==> inputs of v30 <==
==> flow/design.v <==
module distortion_correction #(
    parameter DATA_WIDTH = 16,
    parameter H_RES = 1280,
    parameter V_RES = 720
)(
    input clk,
    input rst_n,
    input [15:0] fx, fy,       
    input [15:0] cx, cy,       
    input [15:0] k1, k2, k3,   
    input valid_params,
    input [DATA_WIDTH-1:0] vin_data,
    input vin_de, vin_vs, vin_hs,
    input [9:0] pixel_x, pixel_y,
    output reg [DATA_WIDTH-1:0] vout_data,
    output reg vout_de, vout_vs, vout_hs,
    input [15:0] ram_rd_data,
    output reg [19:0] ram_rd_addr,
    output reg ram_rd_en
);
    localparam IDLE = 2'b00;
    localparam CALC = 2'b01;
    localparam WAIT = 2'b10;
    localparam OUT  = 2'b11;
    reg [1:0] state, next_state;
    reg signed [15:0] x_norm, y_norm;       
    reg signed [31:0] x2, y2, r2;           
    reg signed [31:0] r4, r6;               
    reg signed [31:0] distortion_factor;    
    reg signed [15:0] x_distorted, y_distorted;   
    reg [9:0] corrected_x, corrected_y;     
    reg [9:0] px_d1, py_d1, px_d2, py_d2;
    reg de_d1, vs_d1, hs_d1;
    reg de_d2, vs_d2, hs_d2;
    reg de_d3, vs_d3, hs_d3;
    reg [2:0] calc_cnt;
    always @(posedge clk or negedge rst_n) begin
        if (!rst_n) begin
            state <= IDLE;
        end else begin
            state <= next_state;
        end
    end
    always @(*) begin
        case (state)
            IDLE: next_state = (vin_de && valid_params) ? CALC : IDLE;
            CALC: next_state = (calc_cnt == 3'd4) ? WAIT : CALC;
            WAIT: next_state = OUT;
            OUT:  next_state = IDLE;
            default: next_state = IDLE;
        endcase
    end
    always @(posedge clk or negedge rst_n) begin
        if (!rst_n) begin
            calc_cnt <= 0;
            x_norm <= 0; y_norm <= 0;
            x2 <= 0; y2 <= 0; r2 <= 0;
            r4 <= 0; r6 <= 0;
            distortion_factor <= 0;
            x_distorted <= 0; y_distorted <= 0;
            corrected_x <= 0; corrected_y <= 0;
        end else begin
            case (state)
                IDLE: begin
                    calc_cnt <= 0;
                    if (vin_de && valid_params) begin
                        x_norm <= (pixel_x - cx);
                        y_norm <= (pixel_y - cy);
                    end
                end
                CALC: begin
                    calc_cnt <= calc_cnt + 1;
                    case (calc_cnt)
                        3'd0: begin
                            x2 <= x_norm * x_norm;
                            y2 <= y_norm * y_norm;
                        end
                        3'd1: begin
                            r2 <= x2 + y2;
                        end
                        3'd2: begin
                            r4 <= (r2 * r2) >> 16;   
                            r6 <= (r2 * r2 * r2) >> 24;
                        end
                        3'd3: begin
                            distortion_factor <= 32'h10000 + 
                                               ((k1 * r2) >> 8) + 
                                               ((k2 * r4) >> 8) + 
                                               ((k3 * r6) >> 8);
                        end
                        3'd4: begin
                            x_distorted <= (x_norm * distortion_factor) >> 16;
                            y_distorted <= (y_norm * distortion_factor) >> 16;
                        end
                    endcase
                end
                WAIT: begin
                    corrected_x <= cx + x_distorted;
                    corrected_y <= cy + y_distorted;
                end
                default: begin
                    calc_cnt <= 0;
                end
            endcase
        end
    end
    wire in_bounds = (corrected_x < H_RES) && (corrected_y < V_RES) && 
                    (corrected_x >= 0) && (corrected_y >= 0);
    always @(posedge clk or negedge rst_n) begin
        if (!rst_n) begin
            px_d1 <= 0; py_d1 <= 0; px_d2 <= 0; py_d2 <= 0;
            de_d1 <= 0; vs_d1 <= 0; hs_d1 <= 0;
            de_d2 <= 0; vs_d2 <= 0; hs_d2 <= 0;
            de_d3 <= 0; vs_d3 <= 0; hs_d3 <= 0;
            ram_rd_addr <= 0;
            ram_rd_en <= 0;
            vout_data <= 0;
            vout_de <= 0; vout_vs <= 0; vout_hs <= 0;
        end else begin
            px_d1 <= pixel_x; py_d1 <= pixel_y;
            px_d2 <= px_d1;   py_d2 <= py_d1;
            de_d1 <= vin_de; vs_d1 <= vin_vs; hs_d1 <= vin_hs;
            de_d2 <= de_d1;  vs_d2 <= vs_d1;  hs_d2 <= hs_d1;
            de_d3 <= de_d2;  vs_d3 <= vs_d2;  hs_d3 <= hs_d2;
            if (state == OUT) begin
                if (valid_params && de_d3 && in_bounds) begin
                    ram_rd_addr <= corrected_y * H_RES + corrected_x;
                    ram_rd_en <= 1'b1;
                end else begin
                    ram_rd_addr <= py_d2 * H_RES + px_d2;
                    ram_rd_en <= de_d3;
                end
            end else begin
                ram_rd_en <= 1'b0;
            end
            vout_data <= ram_rd_data;
            vout_de <= de_d3;
            vout_vs <= vs_d3;
            vout_hs <= hs_d3;
        end
    end
endmodule
==> flow/run.sh <==
#!/bin/bash
# the make line also repeats each setting of config.mk as NAME=value (left out here)
make -C /OpenROAD-flow-scripts/flow DESIGN_CONFIG=/design/flow/config.mk WORK_HOME=/design/flow/orfs CLKGATE_MAP_FILE= finish
==> flow/config.mk <==
export PLATFORM = sky130hd
export DESIGN_NAME = distortion_correction
export DESIGN_NICKNAME = distortion_correction
export VERILOG_FILES = /design/flow/design.v
export SDC_FILE = /design/flow/constraint.sdc
export NUM_CORES = 4
export LEC_CHECK = 0
export CAP_MARGIN = 0
export CORE_ASPECT_RATIO = 0.5
export CORE_MARGIN = 8
export CORE_UTILIZATION = 40
export CTS_CLUSTER_DIAMETER = 62
export CTS_CLUSTER_SIZE = 10
export HOLD_SLACK_MARGIN = 0.29
export SLEW_MARGIN = 20
export TNS_END_PERCENT = 80
==> flow/constraint.sdc <==
create_clock -name core_clock -period 20.0 [get_ports {clk}]
set_input_delay 4.0000 -clock core_clock [delete_from_list [all_inputs] [get_ports {clk}]]
set_output_delay 4.0000 -clock core_clock [all_outputs]
set_load 0.01 [all_outputs]
==> v25: changes against v30 <==
ABC_AREA = 1   (was not set)
CAP_MARGIN = 20   (was 0)
CORE_ASPECT_RATIO = not set   (was 0.5)
CORE_MARGIN = 2   (was 8)
CORE_UTILIZATION = 70   (was 40)
CTS_CLUSTER_DIAMETER = 223   (was 62)
CTS_CLUSTER_SIZE = not set   (was 10)
HOLD_SLACK_MARGIN = not set   (was 0.29)
TNS_END_PERCENT = not set   (was 80)
==> flow/constraint.sdc (replaced) <==
create_clock -name core_clock -period 10.5 [get_ports {clk}]
set_input_delay 2.1000 -clock core_clock [delete_from_list [all_inputs] [get_ports {clk}]]
set_output_delay 2.1000 -clock core_clock [all_outputs]
set_load 0.01 [all_outputs]
==> v31: changes against v30 <==
ABC_AREA = 1   (was not set)
CAP_MARGIN = 30   (was 0)
CELL_PAD_IN_SITES_DETAIL_PLACEMENT = 2   (was not set)
CELL_PAD_IN_SITES_GLOBAL_PLACEMENT = 3   (was not set)
CORE_ASPECT_RATIO = 1.1   (was 0.5)
CORE_MARGIN = 2   (was 8)
CORE_UTILIZATION = 72   (was 40)
CTS_CLUSTER_DIAMETER = 400   (was 62)
CTS_CLUSTER_SIZE = not set   (was 10)
GPL_ROUTABILITY_DRIVEN = 0   (was not set)
HOLD_SLACK_MARGIN = not set   (was 0.29)
MAX_ROUTING_LAYER = met4   (was not set)
MIN_ROUTING_LAYER = met2   (was not set)
TNS_END_PERCENT = not set   (was 80)
==> flow/constraint.sdc (replaced) <==
create_clock -name core_clock -period 12.6 [get_ports {clk}]
set_input_delay 2.5200 -clock core_clock [delete_from_list [all_inputs] [get_ports {clk}]]
set_output_delay 2.5200 -clock core_clock [all_outputs]
set_load 0.01 [all_outputs]
==> comparison <==
v30 finished with timing, DRC and antenna clean. v25 finished with negative setup slack left. v31 died in 3_1_place_gp_skip_io on GPL-0301.
Register-to-register slack: v30 is better than v25 (5.2 ns).
Flip-flop count is the same in v25 and v30.
Of v30 and v25, v25 has the higher maximum frequency (gap about 26%, measured against v25).
In v30 the hold slack is worse than in v25, by 0.0056 ns.
Critical path depth: v25 is lower than v30 (13).
Final area: v25 is larger than v30 (7.2%).
